File: design.v
module timer (
    input wire           clk,
    input wire           rst,
    input wire           start,
    input wire           restart,
    input wire [31:0]    threshold,
    output reg           time_out
);
reg [31:0] counter;
always @(posedge clk or negedge rst) 
begin
    if (!rst) 
    begin
        counter  <= 'b0;
        time_out <= 1'b0;
    end 
    else if (start) 
    begin
        if(!restart)
        begin
            counter <= counter + 'b1;
        end
        else
        begin
            counter <= 'b0;
        end
        if (counter == threshold) 
        begin
            time_out <= 1'b1;
            counter  <= 'd0 ;
        end
        else
        begin
            time_out <= 1'b0;
        end
    end
    else
    begin
        counter <= 'd0;
    end
end
endmodule
module card_handling #(parameter    C_WIDTH   = 6,
                                    P_WIDTH   = 16,
                                    B_WIDTH   = 20,
                                    USERS_NUM = 10)
(
    input wire                  clk,
    input wire                  rst,
    input wire [C_WIDTH-1:0]    card_number,
    input wire                  card_in,
    input wire                  card_out,
    input wire                  operation_done,
    input wire [B_WIDTH-1:0]    updated_balance,
    output reg [P_WIDTH-1:0]    password,
    output reg [B_WIDTH-1:0]    balance,
    output reg                  pass_en     
);
reg [P_WIDTH-1:0] password_rom ;
always @(*)
begin
    case (card_number)
    'd0    : password_rom = 'b0011_0011_0111_0000 ;
    'd1    : password_rom = 'b0011_0101_0000_0110 ;
    'd2    : password_rom = 'b0100_0000_0111_0110 ;
    'd3    : password_rom = 'b0011_0011_0111_0000 ;
    'd4    : password_rom = 'b0101_0010_1001_1000 ;
    'd5    : password_rom = 'b0110_0110_0011_1001 ;
    'd6    : password_rom = 'b0010_0010_1000_0100 ;
    'd7    : password_rom = 'b1001_0001_0010_0101 ;
    'd8    : password_rom = 'b1000_0110_0101_0111 ;
    'd9    : password_rom = 'b0101_0111_1001_0001 ;
    default: password_rom = 'b0 ;
    endcase
end
reg [B_WIDTH*USERS_NUM-1:0] balance_memory ;
reg [B_WIDTH-1:0]           balance_rd ;
localparam [B_WIDTH*USERS_NUM-1:0] BALANCE_INIT = {
    20'd15000 , 20'd40000 , 20'd25000 , 20'd20000 , 20'd4000   ,
    20'd100000, 20'd200000, 20'd10000 , 20'd50000 , 20'd2200   } ;
genvar i ;
generate
for (i = 0 ; i < USERS_NUM ; i = i + 1)
begin : g_balance
    always @(posedge clk or negedge rst) 
    begin
        if (!rst) 
        begin
            balance_memory[i*B_WIDTH +: B_WIDTH] <= BALANCE_INIT[i*B_WIDTH +: B_WIDTH] ;
        end
        else if((card_number == i) && (card_out || operation_done))
        begin
            balance_memory[i*B_WIDTH +: B_WIDTH] <= updated_balance ;
        end
    end
end
endgenerate
integer k ;
always @(*)
begin
    balance_rd = 'b0 ;
    for (k = 0 ; k < USERS_NUM ; k = k + 1)
    begin
        if (card_number == k)
        begin
            balance_rd = balance_memory[k*B_WIDTH +: B_WIDTH] ;
        end
    end
end
always @(posedge clk or negedge rst) 
begin
    if (!rst) 
    begin
        password <= 'b0 ;
        balance  <= 'b0 ;
    end 
    else 
    begin
        if(card_number < USERS_NUM)
        begin
            if(card_in)
            begin
                password <= password_rom ;
                balance  <= balance_rd  ;
            end
        end
        else
        begin
            password <= 'b0 ;
            balance  <= 'b0 ;
        end
    end
end
always @(posedge clk or negedge rst) 
begin
    if(!rst)
    begin
        pass_en <= 1'b0 ;
    end
    else if(card_number < USERS_NUM)
    begin
        pass_en <= card_in ;
    end
    else begin
    end
end
endmodule
module user_interface #(parameter  	P_WIDTH = 16,
                            		B_WIDTH = 20 )
(
    input wire                      clk,
    input wire                      rst,
	input wire                      card_in,
    input wire                      button_0,
    input wire                      button_1,
    input wire                      button_2,
    input wire                      button_3,
    input wire                      button_4,
    input wire                      button_5,
    input wire                      button_6,
    input wire                      button_7,
    input wire                      button_8,
    input wire                      button_9,
    input wire                      enter_button,
    input wire                      cancel_button,
	input wire                      multiple_100_button,
    input wire                      multiple_1000_button,
    input wire                      withdraw_button,
    input wire                      deposit_button,
    input wire                      show_balance,
    input wire                      another_service,
    input wire                      English_button,
    input wire                      Arabic_button,
	output reg     [B_WIDTH-1:0]    entry_value,  
    output reg     [P_WIDTH-1:0]    in_password,  
	output reg     [1:0]            operation,
	output reg     [1:0]	        language
);
reg  [1:0]  count ; 
reg  [3:0]  temp1, temp2, temp3, temp4 ;
reg     [P_WIDTH-1:0]    in_password_temp;
reg     [B_WIDTH-1:0]    entry_value_temp;
reg                 withdraw_hold, withdraw_100_hold, withdraw_1000_hold ;
reg                 withdraw_hold_reg, withdraw_100_hold_reg, withdraw_1000_hold_reg ;
always @(posedge clk or negedge rst) 
begin
	if(!rst)
	begin
		withdraw_hold_reg      <= 1'b0;
		withdraw_100_hold_reg  <= 1'b0;
		withdraw_1000_hold_reg <= 1'b0;
	end
	else
	begin
		withdraw_hold_reg      <= withdraw_hold ;
		withdraw_100_hold_reg  <= withdraw_100_hold ;
		withdraw_1000_hold_reg <= withdraw_1000_hold ;
	end
end
always @(posedge clk or negedge rst) 
begin
	if(!rst)
	begin
		in_password     <= 'b0;
		entry_value  <= 'b0;
	end
	else
	begin
		in_password     <= in_password_temp ;
		entry_value     <= entry_value_temp ;
	end
end
always @(*) 
begin
	if(withdraw_button || deposit_button)
	begin
		entry_value_temp = entry_value ;
		withdraw_hold       = 1'b1; 
		withdraw_100_hold   = 1'b0;
		withdraw_1000_hold  = 1'b0;
	end
	else if(withdraw_hold_reg)
	begin
		entry_value_temp   = entry_value ;
		withdraw_hold      = withdraw_hold_reg ;
		withdraw_100_hold  = withdraw_100_hold_reg ;
		withdraw_1000_hold = withdraw_1000_hold_reg ;
		  if(multiple_100_button)
		begin
			entry_value_temp = entry_value ;
			withdraw_100_hold   = 1'b1;
			withdraw_hold       = 1'b1;
			withdraw_1000_hold  = 1'b0;
		end
		else if(withdraw_100_hold_reg)
		begin
			if(button_1)
			begin
				entry_value_temp = 'd100;
				withdraw_100_hold   = 1'b0;
				withdraw_hold       = 1'b0;
				withdraw_1000_hold  = 1'b0;
			end
			else if(button_2)
			begin
				entry_value_temp = 'd200 ;
				withdraw_100_hold   = 1'b0;
				withdraw_hold       = 1'b0;
				withdraw_1000_hold  = 1'b0;
			end
			else if(button_3)
			begin
				entry_value_temp = 'd300 ;
				withdraw_100_hold   = 1'b0;
				withdraw_hold       = 1'b0;
				withdraw_1000_hold  = 1'b0;
			end
			else if(button_4)
			begin
				entry_value_temp = 'd400 ;
				withdraw_100_hold   = 1'b0;
				withdraw_hold       = 1'b0;
				withdraw_1000_hold  = 1'b0;
			end
			else if(button_5)
			begin
				entry_value_temp      = 'd500 ;
				withdraw_100_hold   = 1'b0;
				withdraw_hold       = 1'b0;
				withdraw_1000_hold  = 1'b0;
			end
			else if(button_6)
			begin
				entry_value_temp      = 'd600 ;
				withdraw_100_hold   = 1'b0;
				withdraw_hold       = 1'b0;
				withdraw_1000_hold  = 1'b0;
			end
			else if(button_7)
			begin
				entry_value_temp      = 'd700 ;
				withdraw_100_hold   = 1'b0;
				withdraw_hold       = 1'b0;
				withdraw_1000_hold  = 1'b0;
			end
			else if(button_8)
			begin
				entry_value_temp      = 'd800 ;
				withdraw_100_hold   = 1'b0;
				withdraw_hold       = 1'b0;
				withdraw_1000_hold  = 1'b0;
			end
			else if(button_9)
			begin
				entry_value_temp      = 'd900 ;
				withdraw_100_hold   = 1'b0;
				withdraw_hold       = 1'b0;
				withdraw_1000_hold  = 1'b0;
			end
			else
			begin
				entry_value_temp = entry_value ;
				withdraw_100_hold   = 1'b1;
				withdraw_hold       = 1'b1;
				withdraw_1000_hold  = 1'b0;
			end
		end
		else if(multiple_1000_button)
		begin
			entry_value_temp = entry_value ;
			withdraw_hold      = 1'b1;
			withdraw_100_hold  = 1'b0;
			withdraw_1000_hold = 1'b1;
		end
		else if(withdraw_1000_hold_reg)
		begin
			if(button_1)
			begin
				entry_value_temp = 'd1000 ;
				withdraw_hold      = 1'b0;
				withdraw_100_hold  = 1'b0;
				withdraw_1000_hold = 1'b0;
			end
			else if(button_2)
			begin
				entry_value_temp = 'd2000 ;
				withdraw_hold      = 1'b0;
				withdraw_100_hold  = 1'b0;
				withdraw_1000_hold = 1'b0;
			end
			else if(button_3)
			begin
				entry_value_temp = 'd3000 ;
				withdraw_hold      = 1'b0;
				withdraw_100_hold  = 1'b0;
				withdraw_1000_hold = 1'b0;
			end
			else if(button_4)
			begin
				entry_value_temp = 'd4000 ;
				withdraw_hold      = 1'b0;
				withdraw_100_hold  = 1'b0;
				withdraw_1000_hold = 1'b0;
			end
			else if(button_5)
			begin
				entry_value_temp = 'd5000 ;
				withdraw_hold      = 1'b0;
				withdraw_100_hold  = 1'b0;
				withdraw_1000_hold = 1'b0;
			end
			else if(button_6)
			begin
				entry_value_temp = 'd6000 ;
				withdraw_hold      = 1'b0;
				withdraw_100_hold  = 1'b0;
				withdraw_1000_hold = 1'b0;
			end
			else if(button_7)
			begin
				entry_value_temp = 'd7000 ;
				withdraw_hold      = 1'b0;
				withdraw_100_hold  = 1'b0;
				withdraw_1000_hold = 1'b0;
			end
			else if(button_8)
			begin
				entry_value_temp = 'd8000 ;
				withdraw_hold      = 1'b0;
				withdraw_100_hold  = 1'b0;
				withdraw_1000_hold = 1'b0;
			end
			else if(button_9)
			begin
				entry_value_temp = 'd9000 ;
				withdraw_hold      = 1'b0;
				withdraw_100_hold  = 1'b0;
				withdraw_1000_hold = 1'b0;
			end
			else
			begin
				entry_value_temp = entry_value ;
				withdraw_hold      = 1'b1;
				withdraw_100_hold  = 1'b0;
				withdraw_1000_hold = 1'b1;
			end
		end 
	end
	else
	begin
		entry_value_temp = entry_value ;
		withdraw_hold      = 1'b0;
		withdraw_100_hold  = 1'b0;
		withdraw_1000_hold = 1'b0;
	end
end
always @(*) 
begin
	if(withdraw_button)
	begin
		operation = 2'b00 ;
	end
	else if(deposit_button)
	begin
		operation = 2'b01 ;
	end
	else if(show_balance)
	begin
		operation = 2'b10 ;
	end
	else
	begin
		operation = 2'b11 ;  
	end
end
always @(posedge clk or negedge rst) 
begin
    if(!rst)
    begin
        count <= 'b0;
		temp1 <= 'd0;
		temp2 <= 'd0;
		temp3 <= 'd0;
		temp4 <= 'd0;
    end
    else if(card_in)
	begin
		count <= 'b0 ;
	end
	else
    begin
        if(button_0)
        begin
		  if(count == 'd0)
		  begin
		   temp1 <= 'd0;
		   count <= count + 1'b1 ;
		  end
		  else if(count == 'd1)
		  begin
		   temp2 <= 'd0;
		   count <= count + 1'b1 ;
		  end
		  else if(count == 'd2)
		  begin
		   temp3 <= 'd0;
		   count <= count + 1'b1 ;
		  end
		  else
		  begin
		   temp4 <= 'd0;
		   count <= 1'b0 ;
		  end
        end
        else if (button_1) 
        begin
		  if(count == 'd0)
		  begin
		   temp1 <= 'd1;
		   count <= count + 1'b1 ;
		  end
		  else if(count == 'd1)
		  begin
		   temp2 <= 'd1;
		   count <= count + 1'b1 ;
		  end
		  else if(count == 'd2)
		  begin
		   temp3 <= 'd1;
		   count <= count + 1'b1 ;
		  end
		  else
		  begin
		   temp4 <= 'd1;
		   count <= 1'b0 ;
		  end
        end
        else if (button_2) 
        begin
		 if(count == 'd0)
		  begin
		   temp1 <= 'd2;
		   count <= count + 1'b1 ;
		  end
		  else if(count == 'd1)
		  begin
		   temp2 <= 'd2;
		   count <= count + 1'b1 ;
		  end
		  else if(count == 'd2)
		  begin
		   temp3 <= 'd2;
		   count <= count + 1'b1 ;
		  end
		  else
		  begin
		   temp4 <= 'd2;
		   count <= 1'b0 ;
		  end
        end
        else if (button_3) 
        begin
		 if(count == 'd0)
		  begin
		   temp1 <= 'd3;
		   count <= count + 1'b1 ;
		  end
		  else if(count == 'd1)
		  begin
		   temp2 <= 'd3;
		   count <= count + 1'b1 ;
		  end
		  else if(count == 'd2)
		  begin
		   temp3 <= 'd3;
		   count <= count + 1'b1 ;
		  end
		  else
		  begin
		   temp4 <= 'd3;
		   count <= 1'b0 ;
		  end
        end
        else if (button_4) 
        begin
		  if(count == 'd0)
		  begin
		   temp1 <= 'd4;
		   count <= count + 1'b1 ;
		  end
		  else if(count == 'd1)
		  begin
		   temp2 <= 'd4;
		   count <= count + 1'b1 ;
		  end
		  else if(count == 'd2)
		  begin
		   temp3 <= 'd4;
		   count <= count + 1'b1 ;
		  end
		  else
		  begin
		   temp4 <= 'd4;
		   count <= 1'b0 ;
		  end
        end
        else if (button_5) 
        begin
           if(count == 'd0)
		  begin
		   temp1 <= 'd5;
		   count <= count + 1'b1 ;
		  end
		  else if(count == 'd1)
		  begin
		   temp2 <= 'd5;
		   count <= count + 1'b1 ;
		  end
		  else if(count == 'd2)
		  begin
		   temp3 <= 'd5;
		   count <= count + 1'b1 ;
		  end
		  else
		  begin
		   temp4 <= 'd5;
		   count <= 1'b0 ;
		  end 
        end
        else if (button_6) 
        begin
		 if(count == 'd0)
		  begin
		   temp1 <= 'd6;
		   count <= count + 1'b1 ;
		  end
		  else if(count == 'd1)
		  begin
		   temp2 <= 'd6;
		   count <= count + 1'b1 ;
		  end
		  else if(count == 'd2)
		  begin
		   temp3 <= 'd6;
		   count <= count + 1'b1 ;
		  end
		  else
		  begin
		   temp4 <= 'd6;
		   count <= 1'b0 ;
		  end 
        end
        else if (button_7) 
        begin
            if(count == 'd0)
		  begin
		   temp1 <= 'd7;
		   count <= count + 1'b1 ;
		  end
		  else if(count == 'd1)
		  begin
		   temp2 <= 'd7;
		   count <= count + 1'b1 ;
		  end
		  else if(count == 'd2)
		  begin
		   temp3 <= 'd7;
		   count <= count + 1'b1 ;
		  end
		  else
		  begin
		   temp4 <= 'd7;
		   count <= 1'b0 ;
		  end 
        end
        else if (button_8) 
        begin
            if(count == 'd0)
		  begin
		   temp1 <= 'd8;
		   count <= count + 1'b1 ;
		  end
		  else if(count == 'd1)
		  begin
		   temp2 <= 'd8;
		   count <= count + 1'b1 ;
		  end
		  else if(count == 'd2)
		  begin
		   temp3 <= 'd8;
		   count <= count + 1'b1 ;
		  end
		  else
		  begin
		   temp4 <= 'd8;
		   count <= 1'b0 ;
		  end 
        end
        else if (button_9) 
        begin
            if(count == 'd0)
		  begin
		   temp1 <= 'd9;
		   count <= count + 1'b1 ;
		  end
		  else if(count == 'd1)
		  begin
		   temp2 <= 'd9;
		   count <= count + 1'b1 ;
		  end
		  else if(count == 'd2)
		  begin
		   temp3 <= 'd9;
		   count <= count + 1'b1 ;
		  end
		  else
		  begin
		   temp4 <= 'd9;
		   count <= 1'b0 ;
		  end 
        end
    end
end
always @(*) begin
    if(enter_button ) 
	begin
		in_password_temp = {temp1, temp2, temp3, temp4} ;
	end
	else
	begin
		in_password_temp = in_password ;
	end
end
always @(*) 
begin
	if(English_button)
	begin
		language = 2'b01;
	end	
	else if(Arabic_button)
	begin
		language = 2'b10;
	end
	else
	begin
		language = 2'b00;   
	end
end
endmodule
module ATM_FSM #(parameter  P_WIDTH = 16,
                            B_WIDTH = 20 )
(
    input wire              clk,
    input wire              rst,
    input wire                       time_out,
    input wire     [P_WIDTH-1:0]     user_password,
    input wire     [B_WIDTH-1:0]     current_balance,
    input wire                       pass_en,
    input wire     [P_WIDTH-1:0]     in_password,
    input wire                       enter_button,
    input wire                       cancel_button,
    input wire                       correction_button,
    input wire                       another_service,
    input wire     [1:0]             language,       
    input wire     [1:0]             operation,      
    input wire     [B_WIDTH-1:0]     actual_deposit_value,
    input wire     [B_WIDTH-1:0]     entry_value,
    output reg     [B_WIDTH-1:0]     updated_balance,
    output reg                       wrong_password,
    output reg                       operation_done,  
    output reg                       error,  
    output reg                       start_timer,  
    output wire                      restart_timer,  
    output reg                       card_out
);
localparam          IDLE             = 4'b0000 ,
                    LANGUAGE         = 4'b0001 ,
                    WRITE_PASS       = 4'b0010 ,
                    CHECK_PASS       = 4'b0011 ,
                    OPERATION        = 4'b0100 ,
                    WRITE_WITHDRAW   = 4'b0101 ,
                    WITHDRAW         = 4'b0110 ,
                    WRITE_DEPOSIT    = 4'b0111 ,
                    DEPOSIT          = 4'b1000 ,
                    BALANCE          = 4'b1001 ;
reg      [3:0]      current_state ,
                    next_state ;
reg      [B_WIDTH-1:0]     updated_balance_comb ;
reg      [1:0]    error_count ;
reg      [1:0]    error_count_reg ;
always @(posedge clk or negedge rst) 
begin
    if(!rst)
    begin
        error_count_reg <= 'b0 ;
    end
    else
    begin
        error_count_reg <= error_count ;
    end
end
reg                        op_done_reg ;
always @(posedge clk or negedge rst) 
begin
    if(!rst)
    begin
        op_done_reg <= 1'b0 ;
    end
    else
    begin
        op_done_reg <= operation_done && ((current_state == WITHDRAW) || (current_state == DEPOSIT)) ;
    end
end
always @(posedge clk or negedge rst) 
begin
    if(!rst)
    begin
        updated_balance <= 'b0 ;
    end
    else
    begin
        if(pass_en)
        begin
            updated_balance <= current_balance ;
        end
        else
        begin
            updated_balance <= updated_balance_comb ;
        end
    end   
end
always @ (posedge clk or negedge rst)
begin
    if(!rst)
    begin
        current_state <= IDLE ;
    end
    else
    begin
        current_state <= next_state ;
    end
end
always @ (*)
begin
    error_count = error_count_reg;
    case (current_state)
    IDLE : begin
        error_count = 'b0;
        if(pass_en)
        begin
            next_state = LANGUAGE ;
        end
        else
        begin
            next_state = IDLE ;
        end
    end
    LANGUAGE : begin
        if(time_out || cancel_button)  
        begin
            next_state = IDLE ;
        end
        else
        begin
            if(language == 2'b01 || language == 2'b10)
            begin
                next_state = WRITE_PASS ;
            end
            else
            begin
                next_state = LANGUAGE ;
            end
        end
    end
    WRITE_PASS : begin
        error_count = error_count_reg;
        if(time_out || cancel_button)
        begin
            next_state = IDLE ;
        end
        else if(enter_button)
        begin
            next_state = CHECK_PASS ;
        end
        else
        begin
            next_state = WRITE_PASS ;
        end
    end
    CHECK_PASS : begin
        if(wrong_password)  
        begin
            if(error_count_reg == 2'b10)
            begin
                error_count = 2'b0;
                next_state = IDLE ;
            end
            else
            begin
                error_count = error_count_reg + 'b1 ;
                next_state = WRITE_PASS ;
            end    
        end
        else
        begin
            error_count = 2'b0;
            next_state = OPERATION ;
        end
    end
    OPERATION : begin
        if(time_out || cancel_button)  
        begin
            next_state = IDLE ;
        end
        else
        begin
            if(operation == 2'b00)
            begin
                next_state = WRITE_WITHDRAW ;
            end
            else if(operation == 2'b01)
            begin
                next_state = WRITE_DEPOSIT ;
            end
            else if(operation == 2'b10)
            begin
                next_state = BALANCE ;
            end
            else
            begin
                next_state = OPERATION ;
            end
        end
    end
    WRITE_WITHDRAW : begin
         error_count = error_count_reg;
        if(time_out || cancel_button)
        begin
            next_state = IDLE ;
        end
        else
        begin
            if(enter_button)
            begin
                next_state = WITHDRAW ;
            end
            else 
            begin
                next_state = WRITE_WITHDRAW ;
            end
        end
    end
    WITHDRAW : begin
        if(operation_done)
        begin
            error_count = 2'b0;
            if(time_out || cancel_button)
            begin
                next_state = IDLE ;
            end
            else
            begin
                if(another_service)
                begin
                    next_state = OPERATION ;
                end
                else
                begin
                    next_state = WITHDRAW ;
                end
            end
        end
        else  
        begin
            if(error_count_reg == 2'b10)
            begin
                error_count = 2'b0;
                next_state = IDLE ;
            end
            else
            begin
                error_count = error_count_reg + 'b1 ;
                next_state = WRITE_WITHDRAW ;
            end
        end
    end
    WRITE_DEPOSIT : begin
         error_count = error_count_reg;
        if(time_out || cancel_button)
        begin
            next_state = IDLE ;
        end
        else
        begin
            if(enter_button)
            begin
                next_state = DEPOSIT ;
            end
            else
            begin
                next_state = WRITE_DEPOSIT ;
            end
        end
    end
    DEPOSIT : begin
        if(operation_done)
        begin
            error_count = 2'b0;
            if(time_out || cancel_button)
            begin
                next_state = IDLE ;
            end
            else
            begin
                if(another_service)
                begin
                    next_state = OPERATION ;
                end
                else
                begin
                    next_state = DEPOSIT ;
                end
            end 
        end
        else  
        begin
            if(error_count_reg == 2'b10)
            begin
                error_count = 2'b0;
                next_state = IDLE ;
            end
            else
            begin
                error_count = error_count_reg + 'b1 ;
                next_state = WRITE_DEPOSIT ;
            end
        end
    end
    BALANCE : begin
        if(time_out || cancel_button)
        begin
            next_state = IDLE ;
        end
        else
        begin
            if(another_service)
            begin
                next_state = OPERATION ;
            end
            else
            begin
                next_state = BALANCE ;
            end
        end
    end
    default : begin
        next_state = IDLE ;
    end
    endcase
end
always @ (*)
begin
    case (current_state)
    IDLE : begin
        wrong_password = 1'b0 ;
        operation_done = 1'b0 ;
        error = 1'b0 ;
        updated_balance_comb = updated_balance ; 
        start_timer = 1'b0 ;
        card_out = 1'b0 ;
    end
    LANGUAGE : begin
        wrong_password = 1'b0 ;
        operation_done = 1'b0 ;
        error = 1'b0 ;
        updated_balance_comb = updated_balance ; 
        start_timer = 1'b1 ;
        if(time_out || cancel_button) 
        begin
            card_out = 1'b1 ;
        end
        else
        begin
            card_out = 1'b0 ;
        end  
    end
    WRITE_PASS : begin
        wrong_password = 1'b0 ;
        operation_done = 1'b0 ;
        error = 1'b0 ;
        updated_balance_comb = updated_balance ; 
        start_timer = 1'b1 ;
        if(time_out || cancel_button) 
        begin
            card_out = 1'b1 ;
        end
        else
        begin
            card_out = 1'b0 ;
        end  
    end
    CHECK_PASS : begin
        operation_done = 1'b0 ;
        updated_balance_comb = updated_balance ; 
        start_timer = 1'b0 ;
        card_out = 1'b0 ;
        if(in_password == user_password)
        begin
            wrong_password = 1'b0 ;
            error = 1'b0 ;
        end
        else
        begin
            wrong_password = 1'b1 ;
            error = 1'b1 ;
        end
    end
    OPERATION : begin
        wrong_password = 1'b0 ;
        operation_done = 1'b0 ;
        error = 1'b0 ;
        updated_balance_comb = updated_balance ;
        start_timer = 1'b1 ;
        if(time_out || cancel_button) 
        begin
            card_out = 1'b1 ;
        end
        else
        begin
            card_out = 1'b0 ;
        end  
    end
    WRITE_WITHDRAW : begin
        wrong_password = 1'b0 ;
        operation_done = 1'b0 ;
        error = 1'b0 ;
        updated_balance_comb = updated_balance ; 
        start_timer = 1'b1 ;
        if(time_out || cancel_button) 
        begin
            card_out = 1'b1 ;
        end
        else
        begin
            card_out = 1'b0 ;
        end  
    end
    WITHDRAW : begin
        wrong_password = 1'b0 ;
        start_timer = 1'b1 ;
        if(!op_done_reg)  
        begin
            if(entry_value > current_balance)
            begin
                error = 1'b1 ;
                updated_balance_comb = updated_balance ;
                operation_done = 1'b0 ;
            end
            else
            begin
                error = 1'b0 ;
                updated_balance_comb = updated_balance - entry_value ;
                operation_done = 1'b1 ;
            end
        end
        else
        begin
            error = 1'b0 ;
            updated_balance_comb = updated_balance ;
            operation_done = 1'b1 ;
        end 
        if(time_out || cancel_button) 
        begin
            card_out = 1'b1 ;
        end
        else
        begin
            card_out = 1'b0 ;
        end  
    end
    WRITE_DEPOSIT : begin
        wrong_password = 1'b0 ;
        operation_done = 1'b0 ;
        error = 1'b0 ;
        updated_balance_comb = updated_balance ; 
        start_timer = 1'b1 ;
        if(time_out || cancel_button) 
        begin
            card_out = 1'b1 ;
        end
        else
        begin
            card_out = 1'b0 ;
        end  
    end
    DEPOSIT : begin
        wrong_password = 1'b0 ;
        start_timer = 1'b1 ;
        if(!op_done_reg)  
        begin
            if(entry_value == actual_deposit_value)
            begin
                error = 1'b0 ;
                updated_balance_comb = updated_balance + actual_deposit_value ;
                operation_done = 1'b1 ;
            end
            else
            begin
                error = 1'b1 ;
                updated_balance_comb = updated_balance ;
                operation_done = 1'b0 ;
            end
        end
        else
        begin
            error = 1'b0 ;
            updated_balance_comb = updated_balance ;
            operation_done = 1'b1 ;
        end
        if(time_out || cancel_button) 
        begin
            card_out = 1'b1 ;
        end
        else
        begin
            card_out = 1'b0 ;
        end   
    end
    BALANCE : begin
        wrong_password = 1'b0 ;
        operation_done = 1'b1 ;
        error = 1'b0 ;
        updated_balance_comb = updated_balance ; 
        start_timer = 1'b1 ;
        if(time_out || cancel_button) 
        begin
            card_out = 1'b1 ;
        end
        else
        begin
            card_out = 1'b0 ;
        end  
    end
    default : begin
        wrong_password = 1'b0 ;
        operation_done = 1'b0 ;
        error = 1'b0 ;
        updated_balance_comb = updated_balance ; 
        start_timer = 1'b0 ;
        card_out = 1'b0 ;
    end
    endcase
end
assign restart_timer = another_service || enter_button || (language == 2'b01) || (language == 2'b10) || (operation == 2'b00) || (operation == 2'b01) || (operation == 2'b10);
endmodule
module ATM_TOP #(parameter  P_WIDTH = 16,
                            B_WIDTH = 20, 
							C_WIDTH = 6)
( 
    input   wire                    clk,
    input   wire                    rst,
	input wire [C_WIDTH-1:0]         card_number,
	input wire                       card_in,
    input wire                      button_0,
    input wire                      button_1,
    input wire                      button_2,
    input wire                      button_3,
    input wire                      button_4,
    input wire                      button_5,
    input wire                      button_6,
    input wire                      button_7,
    input wire                      button_8,
    input wire                      button_9,
    input wire                      enter_button,
    input wire                      cancel_button,
    input wire                      withdraw_button,
    input wire                      deposit_button,
    input wire                      show_balance,
	input wire                      another_service,
    input wire                      English_button,
    input wire                      Arabic_button,
	input wire                      multiple_100_button,
    input wire                      multiple_1000_button,
    input wire     [B_WIDTH-1:0]     actual_deposit_value,
	input wire [31:0]                threshold,
	output wire	                         card_out,
	output wire  [B_WIDTH-1:0]     updated_balance,  
	output wire                    operation_done, 
	output wire                    error,
	output wire                    wrong_password
	);
wire  [B_WIDTH-1:0]         entry_value;
wire  [P_WIDTH-1:0]         password; 
wire  [B_WIDTH-1:0]         balance; 
wire                        pass_en; 
wire  [P_WIDTH-1:0]         in_password ;  
wire  [1:0]                 operation ;  
wire                         time_out ;  
wire                         start_timer ;  
wire                         restart_timer;  
wire     [1:0]               language ;
card_handling U0_card_handling (
    .clk(clk),
    .rst(rst),
    .card_number(card_number),
    .card_in(card_in),
	.card_out(card_out),
	.updated_balance(updated_balance),
    .password(password),
    .balance(balance),
	.operation_done(operation_done),
    .pass_en(pass_en)
);
user_interface U0_user_interface (
    .clk(clk),
    .rst(rst),
    .button_0(button_0),
	.button_1(button_1),
	.button_2(button_2),
	.button_3(button_3),
	.button_4(button_4),
	.button_5(button_5),
	.button_6(button_6),
	.button_7(button_7),
	.button_8(button_8),
	.button_9(button_9),
    .card_in(card_in),
	.multiple_100_button(multiple_100_button),
	.multiple_1000_button(multiple_1000_button),
    .enter_button(enter_button),
    .cancel_button(cancel_button),
    .withdraw_button(withdraw_button),
    .deposit_button(deposit_button),
	.show_balance(show_balance),
	.another_service(another_service),
	.English_button(English_button),
	.Arabic_button(Arabic_button),
	.entry_value(entry_value),
	.in_password(in_password),
	.operation(operation),
	.language(language)
);
timer U0_timer (
    .clk(clk),
    .rst(rst),
	.restart(restart_timer),
    .start(start_timer),
    .threshold(threshold),
    .time_out(time_out)
);
ATM_FSM U0_ATM_FSM (
    .clk(clk),
    .rst(rst),
    .time_out(time_out),
    .user_password(password),
    .current_balance(balance),
    .pass_en(pass_en),
	.card_out(card_out),
    .in_password(in_password),
    .enter_button(enter_button),
	.cancel_button(cancel_button),
	.correction_button(1'b0),
	.another_service(another_service),
	.language(language),
	.operation(operation),
	.entry_value(entry_value),
	.actual_deposit_value(actual_deposit_value),
	.updated_balance(updated_balance),
	.wrong_password(wrong_password),
	.operation_done(operation_done),
	.error(error),
	.start_timer(start_timer),
	.restart_timer(restart_timer)
);
endmodule
File: run.sh
#!/bin/bash
# the make line also repeats each setting of config.mk as NAME=value (left out here)
make -C /OpenROAD-flow-scripts/flow DESIGN_CONFIG=/design/flow/config.mk WORK_HOME=/design/flow/orfs CLKGATE_MAP_FILE= finish
File: config.mk
export PLATFORM = sky130hd
export DESIGN_NAME = ATM_TOP
export DESIGN_NICKNAME = ATM_TOP
export VERILOG_FILES = /design/flow/design.v
export SDC_FILE = /design/flow/constraint.sdc
export NUM_CORES = 4
export LEC_CHECK = 0
export ABC_AREA = 1
export CAP_MARGIN = 20
export CORE_ASPECT_RATIO = 0.5
export CORE_MARGIN = 2
export CORE_UTILIZATION = 72
export CTS_CLUSTER_DIAMETER = 355
export CTS_CLUSTER_SIZE = 88
export PLACE_DENSITY = 0.4
export SETUP_SLACK_MARGIN = 0.85
export SLEW_MARGIN = 20
File: constraint.sdc
create_clock -name core_clock -period 2.89 [get_ports {clk}]
set_input_delay 0.5780 -clock core_clock [delete_from_list [all_inputs] [get_ports {clk}]]
set_output_delay 0.5780 -clock core_clock [all_outputs]
set_load 0.01 [all_outputs]
==> results of run 1 <==
timing repair:
action	CTS
hold endpoints to repair	62
pin swaps	95
gates cloned	35
gates resized	426
buffers inserted	45
hold buffers	1
endpoints found under the setup margin	285
through the flow:
| stage | area, µm² | setup WS, ns |
|---|---|---|
| 3_5_place_dp | 22250 | -0.2800 |
| 2_1_floorplan | 19770 | -0.05181 |
| 3_3_place_gp | 22250 | -0.2346 |
| 4_1_cts | 25040 | -0.2385 |
==> metrics.csv, run 1 <==
stage,metric,value,unit
status,outcome,stopped before the end,
status,stage where the flow stopped,global routing (5_1_grt),
status,tool error message,"[ERROR DPL-0038] Utilization greater than 100%, impossible to legalize",
logic_synthesis,area figure in the yosys stat output,0.01960,mm²
logic_synthesis,ys cells,2616,
cts,CTS Sinks,351,
cts,buffer depth of the longest clock path,3,
cts,Max H-tree Level,1,
logic_synthesis,synthesized-area fraction occupied by and/or/nand/nor cells,33.02,%
floorplan,Init Core Util,73.72,%
logic_synthesis,number of flops mapped to enable cells by yosys,0,
logic_synthesis,fa+ha+maj area frac,2.847,%
logic_synthesis,largest area contributor in the synthesized netlist,sky130_fd_sc_hd__dfrtp_1,
logic_synthesis,Post-Syn Area,0.01960,mm²
logic_synthesis,distinct lib cells,57,
logic_synthesis,mux share,0,%
cts,Inserted Clock Buffers,7,
logic_synthesis,Largest logic family,simple AND/OR/NAND/NOR gates,
floorplan,DIE WIDTH,237.4,µm
cts,cell chosen for the clock root,sky130_fd_sc_hd__clkbuf_16,
logic_synthesis,async set-or-reset flop fraction in the synthesized netlist,100.0,%
placed_design,I/O Buffers,104,
logic_synthesis,Top cells by area,"sky130_fd_sc_hd__dfrtp_1 38%, sky130_fd_sc_hd__nand2_1 17%, sky130_fd_sc_hd__nand3_1 8.2%",
placed_design,estimated wirelength of the detail-placed design,40080,µm
logic_synthesis,post-synthesis cell count,2616,
logic_synthesis,yosys warns,4,
floorplan,core footprint,0.02659,mm²
placed_design,placed cell count,3129,
logic_synthesis,portion of the post-synthesis area used by sequential elements,45.17,%
placed_design,GPL Wtd Cong,0.9869,
logic_synthesis,average cell area after synthesis,7.493,µm²
logic_synthesis,Dominant cell area share,37.53,%
logic_synthesis,Synth top cells by count,"868 x sky130_fd_sc_hd__nand2_1, 323 x sky130_fd_sc_hd__nand3_1, 294 x sky130_fd_sc_hd__dfrtp_1",
logic_synthesis,"FF+latch count, synth",351,
logic_synthesis,total nets after synthesis,2741,
logic_synthesis,xor and xnor fraction of the mapped netlist area,2.547,%
floorplan,site row count,42,
floorplan,height of the die,120.7,µm
floorplan,I/O pins,105,
logic_synthesis,top-count cell post-synth,sky130_fd_sc_hd__nand2_1,
logic_synthesis,commonest register cell after synthesis,sky130_fd_sc_hd__dfrtp_1,
floorplan,floorplan die area,0.02864,mm²
logic_synthesis,Synth Area in Compound Gates,9.108,%
==> run 2, diff against run 1 <==
ABC_AREA = 0   (was 1)
CORE_ASPECT_RATIO = not set   (was 0.5)
CTS_CLUSTER_DIAMETER = 229   (was 355)
CTS_CLUSTER_SIZE = 75   (was 88)
MAX_ROUTING_LAYER = met4   (was not set)
PLACE_DENSITY = not set   (was 0.4)
PLACE_DENSITY_LB_ADDON = 0.01   (was not set)
SETUP_SLACK_MARGIN = 0.91   (was 0.85)
clock period = 3.06 ns   (was 2.89 ns; I/O delays follow)
==> run 2 against run 1 <==
The run again fails in global routing (5_1_grt). Area after synthesis down 6.2%. Die area down 6.4%. Synthesized cell count down 33%.
==> metrics.csv, run 2 <==
stage,metric,value,unit,change
logic_synthesis,Synth top cells by count,"294 x sky130_fd_sc_hd__dfrtp_1, 231 x sky130_fd_sc_hd__mux2_2, 157 x sky130_fd_sc_hd__nor2_1",,
cts,Max H-tree Level,1,,unchanged
logic_synthesis,Top cells by area,"sky130_fd_sc_hd__dfrtp_1 40%, sky130_fd_sc_hd__mux2_2 14%, sky130_fd_sc_hd__dfstp_2 8.1%",,
logic_synthesis,post-synthesis cell count,1748,,-33%
placed_design,I/O Buffers,104,,unchanged
logic_synthesis,commonest register cell after synthesis,sky130_fd_sc_hd__dfrtp_1,,
logic_synthesis,Dominant cell area share,40.03,%,+2.5 points
logic_synthesis,area figure in the yosys stat output,0.01838,mm²,-6.2%
logic_synthesis,ys cells,1748,,-33%
floorplan,floorplan die area,0.02682,mm²,-6.4%
logic_synthesis,fa+ha+maj area frac,3.036,%,+0.19 points
floorplan,I/O pins,105,,unchanged
cts,CTS Sinks,351,,unchanged
logic_synthesis,number of flops mapped to enable cells by yosys,0,,unchanged
floorplan,core footprint,0.02511,mm²,-5.6%
logic_synthesis,mux share,15.31,%,+15 points
floorplan,Init Core Util,73.20,%,-0.52 points
logic_synthesis,largest area contributor in the synthesized netlist,sky130_fd_sc_hd__dfrtp_1,,
logic_synthesis,distinct lib cells,70,,+23%
logic_synthesis,Largest logic family,multiplexers,,
placed_design,placed cell count,2293,,-27%
cts,Inserted Clock Buffers,8,,+1
logic_synthesis,Synth Area in Compound Gates,12.95,%,+3.8 points
logic_synthesis,yosys warns,4,,unchanged
logic_synthesis,total nets after synthesis,1873,,-32%
status,tool error message,"[ERROR DPL-0038] Utilization greater than 100%, impossible to legalize",,
cts,buffer depth of the longest clock path,3,,unchanged
placed_design,post-detailed-placement cell area,0.02230,mm²,+0.23%
status,stage where the flow stopped,global routing (5_1_grt),,
floorplan,height of the die,163.8,µm,+36%
logic_synthesis,xor and xnor fraction of the mapped netlist area,5.242,%,+2.7 points
floorplan,site row count,58,,+38%
logic_synthesis,async set-or-reset flop fraction in the synthesized netlist,100.0,%,unchanged
status,outcome,stopped before the end,,
floorplan,DIE WIDTH,163.8,µm,-31%
cts,cell chosen for the clock root,sky130_fd_sc_hd__clkbuf_16,,
logic_synthesis,portion of the post-synthesis area used by sequential elements,48.18,%,+3.0 points
logic_synthesis,average cell area after synthesis,10.51,µm²,+40%
placed_design,GPL Wtd Cong,0.9462,,-4.1%
logic_synthesis,"FF+latch count, synth",351,,unchanged
placed_design,estimated wirelength of the detail-placed design,44010,µm,+9.8%
logic_synthesis,top-count cell post-synth,sky130_fd_sc_hd__dfrtp_1,,
logic_synthesis,synthesized-area fraction occupied by and/or/nand/nor cells,11.67,%,-21 points
logic_synthesis,Post-Syn Area,0.01838,mm²,-6.2%
run 2: what timing repair did:
item	CTS
cloned	14
pin swaps	16
gates resized	105
setup endpoints to repair	306
hold buffers	0
buffers inserted	23
run 2: per-stage QoR:
step | worst slack [ns] | TNS (ns) | hold slack [ns]
floorplan | -0.4431 | -1.101 | 0.3164
global placement | -0.8361 | -144.86 | 0.4683
detailed placement | -0.8254 | -152.05 | 0.4888
CTS | -0.6989 | -8.700 | 0.01514
==> run 3, diff against run 2 <==
ABC_AREA = 1   (was 0)
CTS_CLUSTER_DIAMETER = 355   (was 229)
CTS_CLUSTER_SIZE = 98   (was 75)
MAX_ROUTING_LAYER = not set   (was met4)
PLACE_DENSITY = 0.4   (was not set)
PLACE_DENSITY_LB_ADDON = not set   (was 0.01)
SETUP_SLACK_MARGIN = not set   (was 0.91)
TNS_END_PERCENT = 15   (was not set)
clock period = 2.14 ns   (was 3.06 ns; I/O delays follow)
==> run 3 against run 2 <==
The flow again stops in global routing (5_1_grt). Die area up 6.5%. Synthesized cell count up 50%. Area after synthesis up 6.7%.
==> metrics.csv, run 3 <==
stage,metric,value,unit,change
logic_synthesis,portion of the post-synthesis area used by sequential elements,45.17,%,-3.0 points
cts,CTS Sinks,351,,unchanged
cts,Inserted Clock Buffers,7,,-1
placed_design,Post-Place Worst Slack,-1.087,ns,-0.2614 ns
logic_synthesis,mux share,0,%,-15 points
logic_synthesis,synthesized-area fraction occupied by and/or/nand/nor cells,33.02,%,+21 points
status,tool error message,[ERROR GRT-0232] Routing congestion too high. Check the congestion heatmap in the GUI.,,
logic_synthesis,average cell area after synthesis,7.493,µm²,-29%
grt,total gr overflow,216,,
logic_synthesis,Largest logic family,simple AND/OR/NAND/NOR gates,,
placed_design,post-detailed-placement cell area,0.02316,mm²,+3.9%
floorplan,Init Core Util,72.94,%,-0.26 points
floorplan,core footprint,0.02688,mm²,+7.0%
status,outcome,stopped before the end,,
floorplan,floorplan die area,0.02856,mm²,+6.5%
cts,Max H-tree Level,1,,unchanged
placed_design,I/O Buffers,104,,unchanged
logic_synthesis,"FF+latch count, synth",351,,unchanged
logic_synthesis,Top cells by area,"sky130_fd_sc_hd__dfrtp_1 38%, sky130_fd_sc_hd__nand2_1 17%, sky130_fd_sc_hd__nand3_1 8.2%",,
cts,cell chosen for the clock root,sky130_fd_sc_hd__clkbuf_16,,
logic_synthesis,commonest register cell after synthesis,sky130_fd_sc_hd__dfrtp_1,,
logic_synthesis,Synth top cells by count,"868 x sky130_fd_sc_hd__nand2_1, 323 x sky130_fd_sc_hd__nand3_1, 294 x sky130_fd_sc_hd__dfrtp_1",,
placed_design,estimated wirelength of the detail-placed design,44490,µm,+1.1%
logic_synthesis,distinct lib cells,57,,-19%
logic_synthesis,fa+ha+maj area frac,2.847,%,-0.19 points
placed_design,placed cell count,3238,,+41%
grt,global router's overall resource usage,86.89,%,
placed_design,GPL Wtd Cong,1.008,,+6.6%
logic_synthesis,post-synthesis cell count,2616,,+50%
logic_synthesis,top-count cell post-synth,sky130_fd_sc_hd__nand2_1,,
logic_synthesis,Post-Syn Area,0.01960,mm²,+6.7%
logic_synthesis,yosys warns,4,,unchanged
logic_synthesis,Dominant cell area share,37.53,%,-2.5 points
floorplan,height of the die,169,µm,+3.2%
logic_synthesis,async set-or-reset flop fraction in the synthesized netlist,100.0,%,unchanged
logic_synthesis,area figure in the yosys stat output,0.01960,mm²,+6.7%
cts,buffer depth of the longest clock path,3,,unchanged
logic_synthesis,ys cells,2616,,+50%
floorplan,site row count,60,,+3.4%
status,stage where the flow stopped,global routing (5_1_grt),,
logic_synthesis,number of flops mapped to enable cells by yosys,0,,unchanged
logic_synthesis,largest area contributor in the synthesized netlist,sky130_fd_sc_hd__dfrtp_1,,
logic_synthesis,total nets after synthesis,2741,,+46%
floorplan,DIE WIDTH,169,µm,+3.2%
floorplan,I/O pins,105,,unchanged
logic_synthesis,Synth Area in Compound Gates,9.108,%,-3.8 points
logic_synthesis,xor and xnor fraction of the mapped netlist area,2.547,%,-2.7 points
==> run 3: what timing repair did <==
| item | in CTS |
|---|---|
| cloned | 6 |
| hold endpoints to repair | 40 |
| pin swaps | 38 |
| setup endpoints to repair | 269 |
| gates resized | 223 |
| hold buffers | 1 |
| setup buffers | 24 |
==> run 3: stage by stage <==
stage | utilization (%) | hold slack [ns] | total power [µW]
2_1_floorplan | - | 0.1324 | 9856
3_3_place_gp | 86.18 | 0.3706 | 11790
3_5_place_dp | 86.18 | 0.3715 | 12030
4_1_cts | 90.87 | 0.2987 | 15210
==> run 3: routing by layer <==
layer	track usage, %	overflow
met1	85.91	3
met5	48.52	4
met4	91.38	94
met3	74.94	6
met2	98.88	109
==> run 4, diff against run 3 <==
CELL_PAD_IN_SITES_DETAIL_PLACEMENT = 0   (was not set)
CORE_MARGIN = 7   (was 2)
CORE_UTILIZATION = 62   (was 72)
CTS_CLUSTER_DIAMETER = not set   (was 355)
CTS_CLUSTER_SIZE = not set   (was 98)
GPL_ROUTABILITY_DRIVEN = 0   (was not set)
MAX_ROUTING_LAYER = met4   (was not set)
MIN_ROUTING_LAYER = met1   (was not set)
PLACE_DENSITY = not set   (was 0.4)
PLACE_DENSITY_LB_ADDON = 0.05   (was not set)
TNS_END_PERCENT = not set   (was 15)
clock period = 4.58 ns   (was 2.14 ns; I/O delays follow)
==> run 4 against run 3 <==
Now clean on timing, DRC and antenna. Area after synthesis did not move. Die area rose by 29%. Synthesized cell count unchanged.
==> metrics.csv, run 4 <==
stage,metric,value,unit,change
route,antenna-violating nets left,0,,
logic_synthesis,ys cells,2616,,unchanged
worst_hold_path,worst hold path class,primary input to async pin,,
worst_setup_path,worst flop-to-flop path endpoint,U0_ATM_FSM.updated_balance[18]$_DFFE_PN0P_,,
placed_design,Post-Place Worst Slack,0.7102,ns,+1.797 ns
worst_setup_path,slack of the worst reg-to-reg path,0.78,ns,
worst_setup_path,R2R Path Start,U0_user_interface.entry_value[2]$_DFFE_PN0P_,,
route,Total Wirelength,55940,µm,
cts,cell chosen for the clock root,sky130_fd_sc_hd__clkbuf_16,,
cts,CTS Sinks,351,,unchanged
sta,worst hold slack,0.4324,ns,
floorplan,site row count,64,,+6.7%
logic_synthesis,async set-or-reset flop fraction in the synthesized netlist,100.0,%,unchanged
worst_setup_path,"CP delay by family, top",simple AND/OR/NAND/NOR gates,,
worst_setup_path,crit path launch type,primary input,,
logic_synthesis,Post-Syn Area,0.01960,mm²,unchanged
grt,number of global-route vias before repair,17348,,
worst_setup_path,worst endpoint data arrival time,2.97,ns,
pwr,largest voltage drop on the vdd net,0.2281,mV,
worst_setup_path,maximum cell stage delay along the critical path,0.57,ns,
pwr,power density relative to cell area,371.4,mW/mm²,
worst_setup_path,critical setup path kind,primary input to output port,,
finish,growth of design area from synthesis to finish,11.97,%,
run,warning total across the stage logs,36,,
route,total via count in the routed design,18157,,
grt,antenna violations before repair,0,,
pwr,power after layout,8151,µW,
cts,Inserted Clock Buffers,38,,+31
sta,minimum clock period,3.884,ns,
floorplan,DIE WIDTH,191.8,µm,+13%
logic_synthesis,commonest register cell after synthesis,sky130_fd_sc_hd__dfrtp_1,,
logic_synthesis,area figure in the yosys stat output,0.01960,mm²,unchanged
logic_synthesis,distinct lib cells,57,,unchanged
worst_setup_path,standard cell with the maximum stage delay on the critical path,sky130_fd_sc_hd__clkdlybuf4s50_1,,
floorplan,core footprint,0.03083,mm²,+15%
sta,total negative setup slack,0,ns,
pwr,switching part of the total,31.04,%,
route,number of detailed-route iterations in the first pass,6,,
logic_synthesis,total nets after synthesis,2741,,unchanged
route,DRT iter0 DRCs,1728,,
route,remaining design rule violation count,0,,
pwr,register share of total power,44.2,%,
sta,post-route fraction of the period consumed by the critical path,84.80,%,
cts,"Hold-fix buffers, CTS",0,,-1
logic_synthesis,Largest logic family,simple AND/OR/NAND/NOR gates,,
logic_synthesis,top-count cell post-synth,sky130_fd_sc_hd__nand2_1,,
route,Antenna diodes,0,,
sta,final worst-path setup slack,0.6963,ns,
logic_synthesis,largest area contributor in the synthesized netlist,sky130_fd_sc_hd__dfrtp_1,,
pwr,part of the power in the clock network,36.4,%,
worst_setup_path,critical path depth in cells,12,,
worst_setup_path,count of buffer and inverter cells on the critical path,2,,
pwr,clock network power,2970,µW,
worst_setup_path,Worst Setup End Kind,output port,,
floorplan,height of the die,191.8,µm,+13%
logic_synthesis,number of flops mapped to enable cells by yosys,0,,unchanged
cts,buffer depth of the longest clock path,3,,unchanged
route,average wire length per cell after detail routing,18.21,µm,
logic_synthesis,Synth Area in Compound Gates,9.108,%,unchanged
logic_synthesis,yosys warns,4,,unchanged
grt,pin count of the biggest net entering global routing,118,,
cts,Worst-path clk slew,0.05,ns,
floorplan,I/O pins,105,,unchanged
grt,first-pass GRT wire length,90550,µm,
pwr,cell leakage power,0.01080,µW,
pwr,part of the total power dissipated in combinational logic,19.4,%,
cts,Max H-tree Level,2,,+1
pwr,Power Sequential,3600,µW,
sta,Max Transition Viols Final,0,,
cts,number of gates resized after CTS,0,,-100%
run,max capacitance violation total,0,,
logic_synthesis,"FF+latch count, synth",351,,unchanged
cts,later-pin clock latency in the skew report,0.53,ns,
placed_design,I/O Buffers,104,,unchanged
sta,"Setup violations, final",0,,
logic_synthesis,portion of the post-synthesis area used by sequential elements,45.17,%,unchanged
logic_synthesis,Dominant cell area share,37.53,%,unchanged
sta,Max transition margin,34.37,%,
logic_synthesis,synthesized-area fraction occupied by and/or/nand/nor cells,33.02,%,unchanged
finish,post-route cell area,0.02195,mm²,
worst_setup_path,Critical Path End,operation_done,,
pwr,cell internal power dissipation,5621,µW,
placed_design,estimated wirelength of the detail-placed design,37870,µm,-15%
sta,Clock Skew,0.02397,ns,
status,outcome,"complete, no violations",,
logic_synthesis,xor and xnor fraction of the mapped netlist area,2.547,%,unchanged
pwr,power dissipated in combinational cells,1580,µW,
logic_synthesis,fa+ha+maj area frac,2.847,%,unchanged
pwr,switching component of the power,2530,µW,
grt,global router's overall resource usage,31.17,%,
worst_setup_path,largest fanout of any net on the critical path,5,,
sta,maximum clock frequency,257.5,MHz,
pwr,group drawing the most power,sequential cells,,
sta,setup repair after global routing missed its margin,false,,
logic_synthesis,average cell area after synthesis,7.493,µm²,unchanged
logic_synthesis,mux share,0,%,unchanged
sta,"Hold Violations, Final",0,,
logic_synthesis,post-synthesis cell count,2616,,unchanged
worst_setup_path,Worst R2R Path Depth,27,,
floorplan,Init Core Util,63.58,%,-9.4 points
cts,clock tree from TritonCTS,built,,
worst_setup_path,start point of the critical path,actual_deposit_value[15],,
worst_setup_path,cell occurring most often along the worst timing path,sky130_fd_sc_hd__nand2_1,,
worst_setup_path,"Cell Chain, Critical Path",clkdlybuf4s50_1 > nor2_1 > nand4_1 > nand3b_1 > nor2_1 > nand2_1 > nand2_1 > nand2_1 > nand2_1 > nand2_2 > nand2_1 > clkdlybuf4s50_1,,
grt,total gr overflow,0,,
placed_design,post-detailed-placement cell area,0.02074,mm²,-10%
cts,count of buffers added by post-CTS timing repair for setup,0,,-100%
sta,actual transition at the worst max-transition pin,0.9809,ns,
floorplan,floorplan die area,0.03679,mm²,+29%
route,Via-to-Cell Ratio,5.910,,
logic_synthesis,Synth top cells by count,"868 x sky130_fd_sc_hd__nand2_1, 323 x sky130_fd_sc_hd__nand3_1, 294 x sky130_fd_sc_hd__dfrtp_1",,
logic_synthesis,Top cells by area,"sky130_fd_sc_hd__dfrtp_1 38%, sky130_fd_sc_hd__nand2_1 17%, sky130_fd_sc_hd__nand3_1 8.2%",,
worst_setup_path,"Req. time, crit path",3.66,ns,
finish,final-stage net count,2773,,
## run 4: routing by layer
| layer | up-vias | track usage (%) | routed length, µm |
|---|---|---|---|
| met5 | - | - | 0 |
| met4 | 0 | 10.12 | 1725 |
| li1 | 8550 | - | - |
| met1 | 8672 | 42.75 | 23460 |
| met3 | 134 | 4.303 | 5078 |
| met2 | 801 | 47.97 | 25680 |
## run 4: metrics by stage
| stage | util [%] | std cells |
|---|---|---|
| after floorplan | - | 2616 |
| after global placement | 67.26 | 3004 |
| after detailed placement | 67.26 | 3004 |
| after CTS | 71.19 | 3072 |
| after global routing | 71.19 | 3072 |
| final | 71.19 | 3072 |
## run 4: area by class of cell
| type | instances | area, µm² |
|---|---|---|
| Timing Repair Buffer | 137 | 1381 |
| Fill cell | 2517 | 8881 |
| Multi-Input combinational cell | 1942 | 9338 |
| Clock inverter | 9 | 61.31 |
| Sequential cell | 351 | 8855 |
| Inverter | 178 | 668.1 |
| Tap cell | 396 | 495.5 |
| Clock buffer | 59 | 1150 |
==> run 5, diff against run 4 <==
CELL_PAD_IN_SITES_DETAIL_PLACEMENT = not set   (was 0)
CORE_MARGIN = 8   (was 7)
CORE_UTILIZATION = 40   (was 62)
CTS_CLUSTER_DIAMETER = 155   (was not set)
CTS_CLUSTER_SIZE = 14   (was not set)
GPL_ROUTABILITY_DRIVEN = not set   (was 0)
MAX_ROUTING_LAYER = not set   (was met4)
MIN_ROUTING_LAYER = not set   (was met1)
PLACE_DENSITY_LB_ADDON = not set   (was 0.05)
TNS_END_PERCENT = 85   (was not set)
clock period = 6.0 ns   (was 4.58 ns; I/O delays follow)
==> run 5 against run 4 <==
Still clean. Area after synthesis unchanged. Clock skew rose by 0.0048 ns. Hold slack improved by 0.027 ns. Core utilization shrank 26 points. Final area is 0.90% lower. Sequential share of layout area up 0.36 points. Count of clock-buffer cells in the layout down 8. Total power down 29%. Sequential power fell by 24%. Non-clock buffer count is 10 lower. Register-to-register slack better by 0.95 ns. Critical endpoint unchanged. Largest cell class unchanged. Largest power group unchanged.
==> metrics.csv, run 5 <==
stage,metric,value,unit,change
status,outcome,"complete, no violations",,
logic_synthesis,yosys warns,4,,unchanged
logic_synthesis,synthesized-area fraction occupied by and/or/nand/nor cells,33.02,%,unchanged
route,wire length on met2,27120,µm,+5.6%
worst_setup_path,Critical Path End,operation_done,,
placed_design,I/O Buffers,104,,unchanged
route,remaining design rule violation count,0,,unchanged
sta,worst hold slack,0.4594,ns,+0.02700 ns
worst_setup_path,"Req. time, crit path",4.80,ns,+1.14 ns
sta,post-route fraction of the period consumed by the critical path,75.73,%,-9.1 points
worst_setup_path,worst endpoint data arrival time,3.34,ns,+0.37 ns
floorplan,I/O pins,105,,unchanged
worst_setup_path,worst flop-to-flop path endpoint,U0_ATM_FSM.updated_balance[18]$_DFFE_PN0P_,,
route,highest layer used for signal routing,met4,,
floorplan,height of the die,237.4,µm,+24%
floorplan,floorplan die area,0.05635,mm²,+53%
logic_synthesis,post-synthesis cell count,2616,,unchanged
worst_setup_path,critical path depth in cells,12,,unchanged
worst_setup_path,cell occurring most often along the worst timing path,sky130_fd_sc_hd__nand2_1,,
sta,setup repair after global routing missed its margin,false,,
logic_synthesis,fa+ha+maj area frac,2.847,%,unchanged
cts,Inserted Clock Buffers,29,,-24%
logic_synthesis,ys cells,2616,,unchanged
sta,Max transition margin,28.06,%,-6.3 points
logic_synthesis,largest area contributor in the synthesized netlist,sky130_fd_sc_hd__dfrtp_1,,
cts,cell chosen for the clock root,sky130_fd_sc_hd__clkbuf_16,,
grt,number of global-route vias before repair,16889,,-2.6%
route,antenna-violating nets left,0,,unchanged
cts,Worst-path clk slew,0.06,ns,about the same
sta,"Hold Violations, Final",0,,unchanged
route,average wire length per cell after detail routing,18.02,µm,-1.0%
grt,first-pass GRT wire length,94520,µm,+4.4%
cts,"Hold-fix buffers, CTS",0,,unchanged
worst_hold_path,number of cells on the worst hold path,2,,
finish,number of filler instances in the final layout,4887,,+94%
cts,count of buffers added by post-CTS timing repair for setup,0,,unchanged
finish,final-stage net count,2754,,-0.69%
route,Via-to-Cell Ratio,5.313,,-10%
finish,growth of design area from synthesis to finish,10.97,%,
logic_synthesis,xor and xnor fraction of the mapped netlist area,2.547,%,unchanged
cts,Max H-tree Level,1,,-1
worst_setup_path,crit path launch type,primary input,,
worst_hold_path,startpoint of the lowest-slack hold path,U0_card_handling.balance_memory[147]$_DFFE_PN1P_,,
worst_hold_path,Min-Delay Endpoint,U0_card_handling.balance_memory[147]$_DFFE_PN1P_,,
route,number of detailed-route iterations in the first pass,5,,-1
finish,combined area of the multi-input logic cells,0.009338,mm²,unchanged
pwr,clock network power,1820,µW,-39%
logic_synthesis,Dominant cell area share,37.53,%,unchanged
logic_synthesis,Largest logic family,simple AND/OR/NAND/NOR gates,,
cts,later-pin clock latency in the skew report,0.60,ns,+0.07 ns
grt,global router's overall resource usage,20.50,%,-11 points
floorplan,Init Core Util,40.30,%,-23 points
floorplan,site row count,81,,+27%
cts,clock tree from TritonCTS,built,,
pwr,cell internal power dissipation,3870,µW,-31%
logic_synthesis,Top cells by area,"sky130_fd_sc_hd__dfrtp_1 38%, sky130_fd_sc_hd__nand2_1 17%, sky130_fd_sc_hd__nand3_1 8.2%",,
pwr,Power Sequential,2750,µW,-24%
sta,actual transition at the worst max-transition pin,1.078,ns,+0.09698 ns
sta,Clock Skew,0.02881,ns,+0.004841 ns
run,warning total across the stage logs,40,,+11%
pwr,power density relative to cell area,265.7,mW/mm²,-28%
logic_synthesis,portion of the post-synthesis area used by sequential elements,45.17,%,unchanged
logic_synthesis,number of flops mapped to enable cells by yosys,0,,unchanged
pwr,cell leakage power,0.01055,µW,-2.4%
logic_synthesis,async set-or-reset flop fraction in the synthesized netlist,100.0,%,unchanged
floorplan,core footprint,0.04865,mm²,+58%
worst_setup_path,critical setup path kind,primary input to output port,,
worst_setup_path,count of buffer and inverter cells on the critical path,2,,unchanged
pwr,register share of total power,47.7,%,+3.5 points
worst_setup_path,largest fanout of any net on the critical path,5,,unchanged
pwr,switching part of the total,33.03,%,+2.0 points
pwr,switching component of the power,1908,µW,-25%
route,total via count in the routed design,17390,,-4.2%
route,routed wl met3,3268,µm,-36%
logic_synthesis,Synth top cells by count,"868 x sky130_fd_sc_hd__nand2_1, 323 x sky130_fd_sc_hd__nand3_1, 294 x sky130_fd_sc_hd__dfrtp_1",,
placed_design,GPL Wtd Cong,0.8842,,
cts,CTS Sinks,351,,unchanged
placed_design,estimated wirelength of the detail-placed design,40070,µm,+5.8%
logic_synthesis,area figure in the yosys stat output,0.01960,mm²,unchanged
pwr,power after layout,5778,µW,-29%
logic_synthesis,Synth Area in Compound Gates,9.108,%,unchanged
pwr,power dissipated in combinational cells,1200,µW,-24%
floorplan,DIE WIDTH,237.4,µm,+24%
worst_setup_path,"CP delay by family, top",simple AND/OR/NAND/NOR gates,,
route,Antenna diodes,0,,unchanged
worst_setup_path,"Cell Chain, Critical Path",clkdlybuf4s50_1 > nor2_1 > nand4_1 > nand3b_1 > nor2_1 > nand2_1 > nand2_1 > nand2_1 > nand2_1 > nand2_2 > nand2_1 > clkdlybuf4s50_1,,
logic_synthesis,commonest register cell after synthesis,sky130_fd_sc_hd__dfrtp_1,,
grt,antenna violations before repair,0,,unchanged
pwr,largest voltage drop on the vdd net,0.2057,mV,-9.8%
cts,buffer depth of the longest clock path,3,,unchanged
sta,maximum clock frequency,220.1,MHz,
sta,final worst-path setup slack,1.456,ns,+0.7598 ns
pwr,part of the total power dissipated in combinational logic,20.8,%,+1.4 points
worst_hold_path,worst hold path class,flip-flop to flip-flop,,
logic_synthesis,mux share,0,%,unchanged
logic_synthesis,top-count cell post-synth,sky130_fd_sc_hd__nand2_1,,
grt,total gr overflow,0,,unchanged
worst_setup_path,standard cell with the maximum stage delay on the critical path,sky130_fd_sc_hd__clkdlybuf4s50_1,,
worst_setup_path,slack of the worst reg-to-reg path,1.73,ns,+0.95 ns
worst_setup_path,R2R Path Start,U0_user_interface.entry_value[2]$_DFFE_PN0P_,,
grt,pin count of the biggest net entering global routing,132,,+12%
worst_setup_path,start point of the critical path,actual_deposit_value[1],,
sta,minimum clock period,4.544,ns,
worst_setup_path,Worst R2R Path Depth,27,,unchanged
pwr,group drawing the most power,sequential cells,,
run,max capacitance violation total,0,,unchanged
cts,number of gates resized after CTS,0,,unchanged
finish,area taken by flip-flops and latches,0.008855,mm²,unchanged
pwr,part of the power in the clock network,31.5,%,-4.9 points
route,Total Wirelength,58990,µm,+5.4%
worst_setup_path,Worst Setup End Kind,output port,,
logic_synthesis,average cell area after synthesis,7.493,µm²,unchanged
logic_synthesis,distinct lib cells,57,,unchanged
sta,Max Transition Viols Final,0,,unchanged
placed_design,Post-Place Worst Slack,1.463,ns,+0.7525 ns
route,WL met1,27320,µm,+16%
route,DRT iter0 DRCs,1497,,-13%
sta,total negative setup slack,0,ns,unchanged
sta,"Setup violations, final",0,,unchanged
logic_synthesis,Post-Syn Area,0.01960,mm²,unchanged
logic_synthesis,"FF+latch count, synth",351,,unchanged
logic_synthesis,total nets after synthesis,2741,,unchanged
worst_setup_path,maximum cell stage delay along the critical path,0.59,ns,+0.02 ns
==> run 5: final cells by class <==
type	count	area share, %
Multi-Input combinational cell	1942	42.93
Clock inverter	2	0.1668
Inverter	178	3.072
Tap cell	622	3.578
Timing Repair Buffer	127	5.833
Clock buffer	51	3.716
Sequential cell	351	40.71
==> run 5: through the flow <==
| stage | std cells | area (µm²) | utilization, % |
|---|---|---|---|
| final | 3273 | 21750 | 44.71 |
| after global routing | 3273 | 21750 | 44.71 |
| after CTS | 3273 | 21750 | 44.71 |
| after detailed placement | 3220 | 20910 | 42.98 |
| after global placement | 3220 | 20910 | 42.98 |
| after floorplan | 2616 | 19600 | - |
==> run 5: layer usage <==
metal  track usage, %  vias up
met1            29.04     8331
met3            2.675       78
li1                 -     8509
met5                0        -
met4            5.018        0
met2            33.06      472
==> run 6, diff against run 5 <==
CELL_PAD_IN_SITES_DETAIL_PLACEMENT = 2   (was not set)
CELL_PAD_IN_SITES_GLOBAL_PLACEMENT = 2   (was not set)
CORE_MARGIN = 2   (was 8)
CORE_UTILIZATION = 58   (was 40)
CTS_CLUSTER_DIAMETER = not set   (was 155)
CTS_CLUSTER_SIZE = not set   (was 14)
GPL_TIMING_DRIVEN = 1   (was not set)
MAX_ROUTING_LAYER = met4   (was not set)
MIN_ROUTING_LAYER = met1   (was not set)
TNS_END_PERCENT = 50   (was 85)
clock period = 4.46 ns   (was 6.0 ns; I/O delays follow)
==> run 6 against run 5 <==
The run now fails in global placement without I/O (3_1_place_gp_skip_io). Die area decreased by 37%. Area after synthesis unchanged. Synthesized cell count stayed put.
==> metrics.csv, run 6 <==
stage,metric,value,unit,change
status,outcome,stopped before the end,,
status,stage where the flow stopped,global placement without I/O (3_1_place_gp_skip_io),,
status,tool error message,[ERROR GPL-0301] Utilization 113.408 % exceeds 100%.,,
logic_synthesis,"FF+latch count, synth",351,,unchanged
logic_synthesis,synthesized-area fraction occupied by and/or/nand/nor cells,33.02,%,unchanged
logic_synthesis,average cell area after synthesis,7.493,µm²,unchanged
logic_synthesis,Dominant cell area share,37.53,%,unchanged
logic_synthesis,portion of the post-synthesis area used by sequential elements,45.17,%,unchanged
floorplan,site row count,67,,-17%
floorplan,floorplan die area,0.03528,mm²,-37%
logic_synthesis,async set-or-reset flop fraction in the synthesized netlist,100.0,%,unchanged
floorplan,core footprint,0.03345,mm²,-31%
logic_synthesis,total nets after synthesis,2741,,unchanged
logic_synthesis,fa+ha+maj area frac,2.847,%,unchanged
logic_synthesis,commonest register cell after synthesis,sky130_fd_sc_hd__dfrtp_1,,
floorplan,height of the die,187.8,µm,-21%
logic_synthesis,area figure in the yosys stat output,0.01960,mm²,unchanged
floorplan,DIE WIDTH,187.8,µm,-21%
logic_synthesis,top-count cell post-synth,sky130_fd_sc_hd__nand2_1,,
logic_synthesis,Synth top cells by count,"868 x sky130_fd_sc_hd__nand2_1, 323 x sky130_fd_sc_hd__nand3_1, 294 x sky130_fd_sc_hd__dfrtp_1",,
logic_synthesis,Post-Syn Area,0.01960,mm²,unchanged
logic_synthesis,distinct lib cells,57,,unchanged
logic_synthesis,mux share,0,%,unchanged
logic_synthesis,post-synthesis cell count,2616,,unchanged
logic_synthesis,xor and xnor fraction of the mapped netlist area,2.547,%,unchanged
logic_synthesis,Synth Area in Compound Gates,9.108,%,unchanged
logic_synthesis,ys cells,2616,,unchanged
logic_synthesis,Top cells by area,"sky130_fd_sc_hd__dfrtp_1 38%, sky130_fd_sc_hd__nand2_1 17%, sky130_fd_sc_hd__nand3_1 8.2%",,
logic_synthesis,largest area contributor in the synthesized netlist,sky130_fd_sc_hd__dfrtp_1,,
logic_synthesis,Largest logic family,simple AND/OR/NAND/NOR gates,,
floorplan,Init Core Util,58.61,%,+18 points
logic_synthesis,number of flops mapped to enable cells by yosys,0,,unchanged
logic_synthesis,yosys warns,4,,unchanged
Power figures rest on the tool's default switching activity, not on a simulated workload.
